Setup of oak:
Design CED, start of the top module:
module  CED(
	input  clk,
	input  rst,
	input  enable,
	output reg ird,
	input  [7:0] idata,	
	output reg [13:0] iaddr,
	output reg cwr_mag_0,
	output reg [12:0] cdata_mag_wr0,
	output reg crd_mag_0,
	input  [12:0] cdata_mag_rd0,
	output reg [13:0] caddr_mag_0,
	output reg cwr_ang_0,
	output reg [12:0] cdata_ang_wr0,
	output reg crd_ang_0,
	input  [12:0] cdata_ang_rd0,
	output reg [13:0] caddr_ang_0,
	output reg cwr1,
	output reg [12:0] cdata_wr1,
	output reg crd1,
	input  [12:0] cdata_rd1,
	output reg [13:0] caddr_1,
	output reg cwr2,
	output reg [12:0] cdata_wr2,
	output reg [13:0] caddr_2,
	output reg done
);
Size in the first run: roughly 7,600 cells after synthesis, roughly 350 flip-flops, roughly 180 I/O pins.
==> flow/config.mk <==
export PLATFORM = sky130hd
export DESIGN_NAME = CED
export DESIGN_NICKNAME = CED
export VERILOG_FILES = /design/flow/design.v
export SDC_FILE = /design/flow/constraint.sdc
export NUM_CORES = 4
export LEC_CHECK = 0
export ABC_AREA = 1
export CAP_MARGIN = 40
export CELL_PAD_IN_SITES_DETAIL_PLACEMENT = 0
export CORE_MARGIN = 9
export CORE_UTILIZATION = 72
export CTS_CLUSTER_DIAMETER = 220
export CTS_CLUSTER_SIZE = 99
export GPL_ROUTABILITY_DRIVEN = 0
export GPL_TIMING_DRIVEN = 1
export HOLD_SLACK_MARGIN = -0.07
export PLACE_DENSITY_LB_ADDON = 0.18
export SETUP_SLACK_MARGIN = 2.92
export SLEW_MARGIN = 10
export TNS_END_PERCENT = 55
==> flow/constraint.sdc <==
create_clock -name core_clock -period 16.8 [get_ports {clk}]
set_input_delay 3.3600 -clock core_clock [delete_from_list [all_inputs] [get_ports {clk}]]
set_output_delay 3.3600 -clock core_clock [all_outputs]
set_load 0.01 [all_outputs]
run.sh (not shown) runs the stock make flow with config.mk's settings and CLKGATE_MAP_FILE=.
No final results exist for oak, since it was stopped by error DPL-0038 during 4_1_cts.
What pine does differently from oak at the input level:
Settings: removing PLACE_DENSITY_LB_ADDON (formerly 0.18); changing CTS_CLUSTER_SIZE from 99 to 40; changing CAP_MARGIN from 40 to 0; changing SETUP_SLACK_MARGIN from 2.92 to -0.37; removing CTS_CLUSTER_DIAMETER (formerly 220); changing CORE_MARGIN from 9 to 2; changing CORE_UTILIZATION from 72 to 70; changing HOLD_SLACK_MARGIN from -0.07 to 0.3; changing the clock period (ns, I/O delays scaled along) from 16.8 to 63.9.
## What came out
- On number of placed instances, taps included: between oak and pine, it ends up lower for pine.
- From oak to pine the numbers moved as follows: horizontal extent of the die dropped 10 µm; chip area in the Yosys report has remained practically unchanged; xor/xnor cell area share of the yosys netlist was more or less identical.
- Core area: pine higher than oak
- What ended pine was a tool error in 5_1_grt; the run never finished.
Changes in birch relative to pine:
Settings: swapping 2 for 9 in CORE_MARGIN; swapping 0 for 40 in CAP_MARGIN; clearing HOLD_SLACK_MARGIN, which used to be 0.3; putting PLACE_DENSITY_LB_ADDON at 0.18 where nothing was set; clearing ABC_AREA, which used to be 1; swapping 70 for 51 in CORE_UTILIZATION; swapping 1 for 0 in GPL_TIMING_DRIVEN; swapping 63.9 for 48.2 in the clock period (ns, I/O delays scaled along).
Findings:
For pine, the flow was terminated by a tool error in 5_1_grt and produced no final design.
The final report for birch shows a completed flow and a layout that fails verification, specifically negative setup slack.
For the area after synthesis, birch came in 1.0% higher than pine did.
pine -> birch: area of the chip increased by more than half
[compare] base=pine new=birch: post-CTS setup repair buffer count went down; overall die width went up; chip area estimate from yosys synthesis went up.
--- input diff birch..maple ---
Settings: CELL_PAD_IN_SITES_DETAIL_PLACEMENT changed from 0 to 2; HOLD_SLACK_MARGIN newly set to 0.08; MAX_ROUTING_LAYER newly set to met4; CORE_MARGIN changed from 9 to 4; CORE_UTILIZATION changed from 51 to 16; ABC_AREA newly set to 1; CTS_CLUSTER_SIZE changed from 40 to 44; the clock period (ns, I/O delays scaled along) changed from 48.2 to 50.3.
### Flow results
- Not one of birch and maple finished clean.
- maple finished every stage; the final checks, however, were not passed, the failures being negative setup slack.
- maple vs birch — final cell count without fillers climbed by more than a quarter
- Diff birch -> maple | count of clock-buffer cells in the layout | up by more than 10%
[inputs] cedar vs maple
Settings: SLEW_MARGIN now 20, was 10; PLACE_DENSITY_LB_ADDON no longer set, was 0.18; HOLD_SLACK_MARGIN no longer set, was 0.08; CAP_MARGIN now 20, was 40; TNS_END_PERCENT no longer set, was 55; PLACE_DENSITY now 0.6, previously not set; CORE_UTILIZATION now 66, was 16; CORE_MARGIN now 2, was 4; SETUP_SLACK_MARGIN no longer set, was -0.37; CTS_CLUSTER_SIZE no longer set, was 44; GPL_ROUTABILITY_DRIVEN no longer set, was 0; MAX_ROUTING_LAYER no longer set, was met4; CELL_PAD_IN_SITES_DETAIL_PLACEMENT no longer set, was 2; GPL_TIMING_DRIVEN no longer set, was 0; the clock period (ns, I/O delays scaled along) now 75.3, was 50.3.
--- outcome ---
Both conditions hold for cedar: the flow ran to the end and the final layout passed the timing, DRC and antenna checks. Total I/O pin count came out exactly the same in cedar and maple. cedar: number of cells after detailed placement is 27% lower than what maple reported. From maple to cedar the numbers moved as follows: fmax now larger, final setup violation count now sits lower. Re detailed-route wire length: cedar is about 27% down on maple. When the final numbers for cedar and maple were put side by side, the inverter tally of the final layout excluding the clock network turned out to be greater in cedar. | routing usage on met1 | higher: cedar |. Max met3 routing resource usage after global routing across cedar and maple: cedar. cedar ends up with a effective utilization at floorplan that is 50 points higher than in maple.

Starting RTL as in the previous note.
export LEC_CHECK = 0
export ABC_AREA = 1
export CAP_MARGIN = 15
export CELL_PAD_IN_SITES_DETAIL_PLACEMENT = 2
export CELL_PAD_IN_SITES_GLOBAL_PLACEMENT = 3
export CORE_MARGIN = 2
export CORE_UTILIZATION = 41
export GPL_ROUTABILITY_DRIVEN = 0
export GPL_TIMING_DRIVEN = 0
export HOLD_SLACK_MARGIN = 0.11
export PLACE_DENSITY_LB_ADDON = 0.25
export SETUP_SLACK_MARGIN = 5.0
export SLEW_MARGIN = 35
export TNS_END_PERCENT = 25
create_clock -name core_clock -period 63.8 [get_ports {clk}]
The first run stopped in global placement without I/O (3_1_place_gp_skip_io), error FLW-0024.
Then changed:
Settings changed: CAP_MARGIN 15 to 0, CELL_PAD_IN_SITES_DETAIL_PLACEMENT 2 to 1, CELL_PAD_IN_SITES_GLOBAL_PLACEMENT 3 to unset, CORE_UTILIZATION 41 to 40, GPL_ROUTABILITY_DRIVEN 0 to unset, HOLD_SLACK_MARGIN 0.11 to unset, PLACE_DENSITY set to 0.6, PLACE_DENSITY_LB_ADDON 0.25 to unset, SETUP_SLACK_MARGIN 5.0 to unset, SLEW_MARGIN 35 to 20, TNS_END_PERCENT 25 to unset.
Clock period 63.8 ns to 90.0 ns, I/O delays scaled along.
The new run finished clean.
Area after synthesis does not change.
Die size rises by a few percent.
Synthesized cell count does not change.

v27:
Starting RTL as in the previous note.
clock: 50.3 ns
lec_check: 0
abc_area: 1
cap_margin: 40
cell_pad_in_sites_detail_placement: 2
core_margin: 4
core_utilization: 56
cts_cluster_size: 44
gpl_routability_driven: 0
gpl_timing_driven: 0
hold_slack_margin: 0.08
max_routing_layer: met4
min_routing_layer: met2
place_density_lb_addon: 0.18
setup_slack_margin: 5.0
slew_margin: 10
tns_end_percent: 55
No final results exist for v27, since it was stopped by error DPL-0033 during detailed placement (3_5_place_dp).
Here is what was changed in the inputs of v40 compared with v27.
# v27
export LEC_CHECK = 0
export ABC_AREA = 1
export CAP_MARGIN = 40
export CELL_PAD_IN_SITES_DETAIL_PLACEMENT = 2
export CORE_MARGIN = 4
export CORE_UTILIZATION = 56
export CTS_CLUSTER_SIZE = 44
export GPL_ROUTABILITY_DRIVEN = 0
export GPL_TIMING_DRIVEN = 0
export HOLD_SLACK_MARGIN = 0.08
export MAX_ROUTING_LAYER = met4
export MIN_ROUTING_LAYER = met2
export PLACE_DENSITY_LB_ADDON = 0.18
export SETUP_SLACK_MARGIN = 5.0
export SLEW_MARGIN = 10
export TNS_END_PERCENT = 55
create_clock -name core_clock -period 50.3 [get_ports {clk}]
# v40
export LEC_CHECK = 0
export ABC_AREA = 1
export CAP_MARGIN = 40
export CELL_PAD_IN_SITES_DETAIL_PLACEMENT = 0
export CORE_MARGIN = 2
export CORE_UTILIZATION = 70
export CTS_CLUSTER_SIZE = 40
export GPL_ROUTABILITY_DRIVEN = 0
export GPL_TIMING_DRIVEN = 1
export SETUP_SLACK_MARGIN = -0.37
export SLEW_MARGIN = 10
export TNS_END_PERCENT = 55
create_clock -name core_clock -period 76.6 [get_ports {clk}]
## What came out
Synthesized cell count came out exactly the same in v40 and v27. v40: done, clean on timing, DRC and antenna. Diff v27 -> v40: area inside the core boundary lost 20%; site row count has decreased. v40 vs v27 on vertical die dimension: v40 is the lower one. Going from v27 to v40, initial standard-cell utilization of the core grew by 14 points, register area share after synthesis barely changed, area of the die decreased 22%.
> inputs changed (v40 -> v47)
# v40
export LEC_CHECK = 0
export ABC_AREA = 1
export CAP_MARGIN = 40
export CELL_PAD_IN_SITES_DETAIL_PLACEMENT = 0
export CORE_MARGIN = 2
export CORE_UTILIZATION = 70
export CTS_CLUSTER_SIZE = 40
export GPL_ROUTABILITY_DRIVEN = 0
export GPL_TIMING_DRIVEN = 1
export SETUP_SLACK_MARGIN = -0.37
export SLEW_MARGIN = 10
export TNS_END_PERCENT = 55
create_clock -name core_clock -period 76.6 [get_ports {clk}]
# v47
export LEC_CHECK = 0
export ABC_AREA = 1
export CAP_MARGIN = 40
export CELL_PAD_IN_SITES_DETAIL_PLACEMENT = 0
export CORE_MARGIN = 2
export CORE_UTILIZATION = 70
export CTS_CLUSTER_SIZE = 40
export GPL_ROUTABILITY_DRIVEN = 0
export GPL_TIMING_DRIVEN = 1
export HOLD_SLACK_MARGIN = 0.29
export SETUP_SLACK_MARGIN = 1.92
export SLEW_MARGIN = 10
export TNS_END_PERCENT = 55
create_clock -name core_clock -period 63.9 [get_ports {clk}]
--- outcome ---
Re fraction of the core area occupied by cells at floorplan: no difference whatsoever between v40 and v47.
Going from v40 to v47, instance area after placement up 6.2%; number of flip-flops and latches in the synthesized netlist was more or less identical; post-synthesis instance total essentially unchanged; setup fix buffers added after clock tree synthesis rose by 462; worst slack at placement climbed 40 ps.
Against v40 as the reference, v47 delivers a higher number of cells upsized or downsized after cts.
Of v40 and v47, only v40 finishes the flow clean.
Stage in which a tool error killed v47: global routing (5_1_grt).
--- input diff v47..v12 ---
# v47
export LEC_CHECK = 0
export ABC_AREA = 1
export CAP_MARGIN = 40
export CELL_PAD_IN_SITES_DETAIL_PLACEMENT = 0
export CORE_MARGIN = 2
export CORE_UTILIZATION = 70
export CTS_CLUSTER_SIZE = 40
export GPL_ROUTABILITY_DRIVEN = 0
export GPL_TIMING_DRIVEN = 1
export HOLD_SLACK_MARGIN = 0.29
export SETUP_SLACK_MARGIN = 1.92
export SLEW_MARGIN = 10
export TNS_END_PERCENT = 55
create_clock -name core_clock -period 63.9 [get_ports {clk}]
# v12
export LEC_CHECK = 0
export CAP_MARGIN = 20
export CORE_MARGIN = 2
export CORE_UTILIZATION = 40
export PLACE_DENSITY = 0.6
export SLEW_MARGIN = 20
create_clock -name core_clock -period 90.0 [get_ports {clk}]
- v12: no failed stages, no open violations at the end
- v12 vs. v47: gate count after technology mapping now sits lower; die boundary height now sits higher.
- Across both runs, part of the Yosys area used for sequential elements was lower for v12 than for v47.
- Comparing v12 against v47, there is no change at all in count of library flops with an enable pin.
- ~same adder and majority gate portion of the synthesized area in v12 and v47
- v12 against v47: synthesized flop and latch total saw little to no change; total cell area reported by yosys after synthesis grew by 510 um^2; tally of unique sky130hd cells used after synthesis increased by 38 relative to the old numbers.

before:
The RTL this note starts from:
==> flow/design.v <==
`timescale 1ns/10ps
module  CED(
	input  clk,
	input  rst,
	input  enable,
	output reg ird,
	input  [7:0] idata,	
	output reg [13:0] iaddr,
	output reg cwr_mag_0,
	output reg [12:0] cdata_mag_wr0,
	output reg crd_mag_0,
	input  [12:0] cdata_mag_rd0,
	output reg [13:0] caddr_mag_0,
	output reg cwr_ang_0,
	output reg [12:0] cdata_ang_wr0,
	output reg crd_ang_0,
	input  [12:0] cdata_ang_rd0,
	output reg [13:0] caddr_ang_0,
	output reg cwr1,
	output reg [12:0] cdata_wr1,
	output reg crd1,
	input  [12:0] cdata_rd1,
	output reg [13:0] caddr_1,
	output reg cwr2,
	output reg [12:0] cdata_wr2,
	output reg [13:0] caddr_2,
	output reg done
);
reg [5:0] state,next_state,i;
reg [7:0] Grayscale_temp[0:8];
reg signed [12:0] magnitude_L0[0:8];
reg [12:0] angle_L0[0:8];
reg signed [12:0] Gx,Gy,magnitude;
reg signed [12:0] Gx_abs,Gy_abs;
reg [15:0] n,j;
reg [12:0]angle;
reg signed[28:0] Gy_temp,angle_tmp, Gy_temp1;
parameter INIT=5'd0,GRAYSCALE_ADDR=5'd1,WAIT=5'd2,GRAYSCALE_DATA=5'd3,
          LAYER0=5'd4,INIT1=5'd5,LAYER1_ADDR=5'd6,WAIT1=5'd7,LAYER1_DATA=5'd8,
		  LAYER1_DATA1=5'd9,NMS=5'd10,INIT2=5'd11,LAYER2_ADDR=5'd12,
		  WAIT2=5'd13,LAYER2_DATA=5'd14,LAYER2_DATA1=5'd15,HT=5'd16,FINISHED=5'd17;
always @(posedge clk or posedge rst ) begin
  if(rst) state<=INIT;
  else state<=next_state;
end
always @(*) begin
	case (state)
		INIT:begin
		  next_state=(enable)?GRAYSCALE_ADDR:INIT;
		end 
		GRAYSCALE_ADDR:begin
		  next_state=WAIT;
		end
        WAIT:begin
		   next_state=GRAYSCALE_DATA;
		end
        GRAYSCALE_DATA:begin
			next_state=(i>8)?LAYER0:GRAYSCALE_ADDR;  
		end
		LAYER0:begin
		   next_state=(j>15875)?INIT1:GRAYSCALE_ADDR;
		end
        INIT1:begin
          next_state=LAYER1_ADDR;
        end
        LAYER1_ADDR:begin
            next_state=WAIT1;
	    end 
        WAIT1:begin
		   if((n>0&&n<125)||(n%126==0)||(n%126==125)||(n>15750&&n<15875))next_state=LAYER1_DATA1;
		   else next_state=LAYER1_DATA;
		end
		LAYER1_DATA:begin
		  next_state=(i>8)?NMS:LAYER1_ADDR; 
		end
		LAYER1_DATA1:begin
          next_state=LAYER1_ADDR;
		end
        NMS:begin
		  next_state=(n>15875)?INIT2:LAYER1_ADDR;
		end
		INIT2:begin
		  next_state=LAYER2_ADDR;
		end
		LAYER2_ADDR:begin
		  next_state=WAIT2;
		end
		WAIT2:begin
		  if((n>0&&n<125)||(n%126==0)||(n%126==125)||(n>15750&&n<15875))next_state=LAYER2_DATA1;
		  else next_state=LAYER2_DATA;
		end
		LAYER2_DATA:begin
		  next_state=(i>8)?HT:LAYER2_ADDR; 
		end
		LAYER2_DATA1:begin
          next_state=LAYER2_ADDR;
		end
		HT:begin
		  next_state=(n>15875)?FINISHED:LAYER2_ADDR;
		end
		default:begin
		  next_state=state;
		end 
	endcase	
end
always @(posedge clk) begin
		case (state)
		INIT:begin
		  n=0;
		  i=0;
		  j=0;
		  done=0;
		  ird=0;
		  cwr_mag_0=0;
		  cwr_ang_0=0;
		  crd_mag_0=0;
		  crd_ang_0=0;
		  cwr1=0;
		  crd1=0;
		  cwr2=0;
		  angle=0;
		  angle_tmp=0;
		end 
		GRAYSCALE_ADDR:begin
		  ird=1;
		  cwr_ang_0=0;
		  cwr_mag_0=0;
		  if (i==0)iaddr=n;
		  else if(i==1)iaddr=n+1;
		  else if(i==2)iaddr=n+2;
		  else if(i==3)iaddr=n+128;
		  else if(i==4)iaddr=n+129;
		  else if(i==5)iaddr=n+130;
		  else if(i==6)iaddr=n+256;
		  else if(i==7)iaddr=n+257;
		  else iaddr=n+258; 
		end
		WAIT:begin
		  angle=0;
		  angle_tmp=0;
		end
        GRAYSCALE_DATA:begin
		  Grayscale_temp[i]=idata;
		  i=i+1;
		end
		LAYER0:begin
		  i=0;
		  ird=0;
		  cwr_ang_0=1;
		  cwr_mag_0=1;
		  n=(n%128==125)?n+3:n+1;
		  Gx=-(Grayscale_temp[0])+Grayscale_temp[2]-(Grayscale_temp[3]<<1)+
		     (Grayscale_temp[5]<<1)-Grayscale_temp[6]+Grayscale_temp[8];
		  Gy=-Grayscale_temp[0]-(Grayscale_temp[1]<<1)-Grayscale_temp[2]+
		     Grayscale_temp[6]+(Grayscale_temp[7]<<1)+Grayscale_temp[8];
          Gx_abs=(Gx[12]==1)?-Gx:Gx;
          Gy_abs=(Gy[12]==1)?-Gy:Gy;
		  magnitude=Gx_abs+Gy_abs;
          angle_tmp=(Gx!=0)?(Gy<<16)/Gx:Gx;
		  if(angle_tmp<$signed(29'h00006A09) && angle_tmp>$signed(29'h1FFF95F7))begin                         
			if (Gx!=0&&Gy==0)angle=13'h00;
			else if (Gx==0&&Gy!=0)angle=13'h5a;
			else angle=13'h00;
		  end         
		  else if(angle_tmp>$signed(29'h00006A09) && angle_tmp<$signed(29'h00026A09))angle=13'h2d;            
		  else if(angle_tmp>$signed(29'h00026A09) || angle_tmp<$signed(29'h1FFD95F7))angle=13'h5a;            
		  else angle=13'h87;
		  caddr_mag_0=j;
		  cdata_mag_wr0=magnitude;
		  caddr_ang_0=j;
          cdata_ang_wr0=angle;
		  j=j+1;
		end
        INIT1:begin
		  j=0;
		  n=0;
		  i=0;
		  cwr_ang_0=0;
		  cwr_mag_0=0;
        end
		LAYER1_ADDR:begin
		  if ((n>0&&n<125)||(n%126==0)||(n%126==125)||(n>15750&&n<15875)) begin
		    cwr1=0;
			caddr_1=n;
		  end
          else begin
		    crd_ang_0=1;
		    crd_mag_0=1;
			cwr1=0;
			if (i==0)begin
			  caddr_ang_0=j;
			  caddr_mag_0=j;
			end
		    else if(i==1)begin
			  caddr_ang_0=j+1;
			  caddr_mag_0=j+1;
			end
		    else if(i==2)begin
			  caddr_ang_0=j+2;
			  caddr_mag_0=j+2;
			end
		    else if(i==3)begin
			  caddr_ang_0=j+126;
			  caddr_mag_0=j+126;
			end
		    else if(i==4)begin
			  caddr_ang_0=j+127;
			  caddr_mag_0=j+127;
			end
		    else if(i==5)begin
			  caddr_ang_0=j+128;
			  caddr_mag_0=j+128;
			end
		    else if(i==6)begin
			  caddr_ang_0=j+252;
			  caddr_mag_0=j+252;
			end
		    else if(i==7)begin
			  caddr_ang_0=j+253;
			  caddr_mag_0=j+253;
			end
		    else begin
			  caddr_ang_0=j+254;
			  caddr_mag_0=j+254;
			end
		  end
		end
		LAYER1_DATA:begin
		  angle_L0[i]=cdata_ang_rd0;
		  magnitude_L0[i]=cdata_mag_rd0;
		  i=i+1;
		end
		LAYER1_DATA1:begin
          	cwr1=1;
			cdata_wr1=0;
			n=n+1;
		end
		NMS:begin
		  crd_ang_0=0;
		  crd_mag_0=0;
		  cwr1=1;
		  caddr_1=n;
		  if (angle_L0[4]==13'h00) begin
            cdata_wr1=(magnitude_L0[4]>=magnitude_L0[3]
			          &&magnitude_L0[4]>=magnitude_L0[5])?magnitude_L0[4]:0;			
		  end
		  else if (angle_L0[4]==13'h2d) begin
			cdata_wr1=(magnitude_L0[4]>=magnitude_L0[2]
			          &&magnitude_L0[4]>=magnitude_L0[6])?magnitude_L0[4]:0;	
		  end
          else if (angle_L0[4]==13'h5a) begin
			cdata_wr1=(magnitude_L0[4]>=magnitude_L0[1]
			          &&magnitude_L0[4]>=magnitude_L0[7])?magnitude_L0[4]:0;	
		  end
		  else begin
			cdata_wr1=(magnitude_L0[4]>=magnitude_L0[0]
			          &&magnitude_L0[4]>=magnitude_L0[8])?magnitude_L0[4]:0;
		  end
		  j=(j%126==123)?j+3:j+1;
		  n=n+1;
		  i=0;
		end
		INIT2:begin
		  j=0;
		  n=0;
		  i=0;
          cwr1=0;
		end
		LAYER2_ADDR:begin
		  if ((n>0&&n<125)||(n%126==0)||(n%126==125)||(n>15750&&n<15875)) begin
		    cwr2=0;
			caddr_2=n;
		  end
          else begin
            crd1=1;
			cwr2=0;
			if (i==0)caddr_1=j;
		    else if(i==1)caddr_1=j+1;
		    else if(i==2)caddr_1=j+2;
		    else if(i==3)caddr_1=j+126;
		    else if(i==4)caddr_1=j+127;
		    else if(i==5)caddr_1=j+128;
		    else if(i==6)caddr_1=j+252;
		    else if(i==7)caddr_1=j+253;
		    else caddr_1=j+254;
		  end
		end
		LAYER2_DATA:begin
		  magnitude_L0[i]=cdata_rd1;
		  i=i+1;
		end	
		LAYER2_DATA1:begin
          	cwr2=1;
			cdata_wr2=0;
			n=n+1;
		end
		HT:begin
          crd1=0;
		  cwr2=1;
		  caddr_2=n;
          if (magnitude_L0[4]>=13'd100)cdata_wr2=13'd255;
		  else if(magnitude_L0[4]<13'd50)cdata_wr2=13'd0;
		  else begin
			if ((magnitude_L0[0]>=13'd100)||(magnitude_L0[1]>=13'd100)||
			    (magnitude_L0[2]>=13'd100)||(magnitude_L0[3]>=13'd100)||
				(magnitude_L0[5]>=13'd100)||(magnitude_L0[6]>=13'd100)||
				(magnitude_L0[7]>=13'd100)||(magnitude_L0[8]>=13'd100)) begin
				cdata_wr2=13'd255;
			end
			else cdata_wr2=13'd0;
		  end
		  j=(j%126==123)?j+3:j+1;
		  n=n+1;
		  i=0;
		end
		FINISHED:begin
		  done=1;
		end
		default:begin
		end 
	endcase
end
endmodule
Settings: LEC_CHECK=0, ABC_AREA=1, CAP_MARGIN=0, CELL_PAD_IN_SITES_DETAIL_PLACEMENT=2, CELL_PAD_IN_SITES_GLOBAL_PLACEMENT=2, CORE_MARGIN=4, CORE_UTILIZATION=72, CTS_CLUSTER_SIZE=62, GPL_ROUTABILITY_DRIVEN=1, GPL_TIMING_DRIVEN=0, HOLD_SLACK_MARGIN=0.08, MAX_ROUTING_LAYER=met4, MIN_ROUTING_LAYER=met2, PLACE_DENSITY_LB_ADDON=0.18, SETUP_SLACK_MARGIN=-0.92, SLEW_MARGIN=10, TNS_END_PERCENT=55; clock period 50.3 ns.
before | ERROR | 3_1_place_gp_skip_io
[inputs] after vs before
# before
export LEC_CHECK = 0
export ABC_AREA = 1
export CAP_MARGIN = 0
export CELL_PAD_IN_SITES_DETAIL_PLACEMENT = 2
export CELL_PAD_IN_SITES_GLOBAL_PLACEMENT = 2
export CORE_MARGIN = 4
export CORE_UTILIZATION = 72
export CTS_CLUSTER_SIZE = 62
export GPL_ROUTABILITY_DRIVEN = 1
export GPL_TIMING_DRIVEN = 0
export HOLD_SLACK_MARGIN = 0.08
export MAX_ROUTING_LAYER = met4
export MIN_ROUTING_LAYER = met2
export PLACE_DENSITY_LB_ADDON = 0.18
export SETUP_SLACK_MARGIN = -0.92
export SLEW_MARGIN = 10
export TNS_END_PERCENT = 55
create_clock -name core_clock -period 50.3 [get_ports {clk}]
# after
export LEC_CHECK = 0
export ABC_AREA = 1
export CAP_MARGIN = 20
export CORE_MARGIN = 2
export CORE_UTILIZATION = 68
export CTS_CLUSTER_DIAMETER = 260
export SLEW_MARGIN = 20
create_clock -name core_clock -period 71.7 [get_ports {clk}]
==> results <==
after completed; timing, DRC and antenna clean
Relative to before, the width of the chip of after is higher by about 1.4%.
Compared with before, in after placement row count increased about 3%; share of the yosys chip area belonging to registers essentially unchanged.
Going from before to after, synthesized cell count held steady, floorplan utilization shrank by 4.2 points.
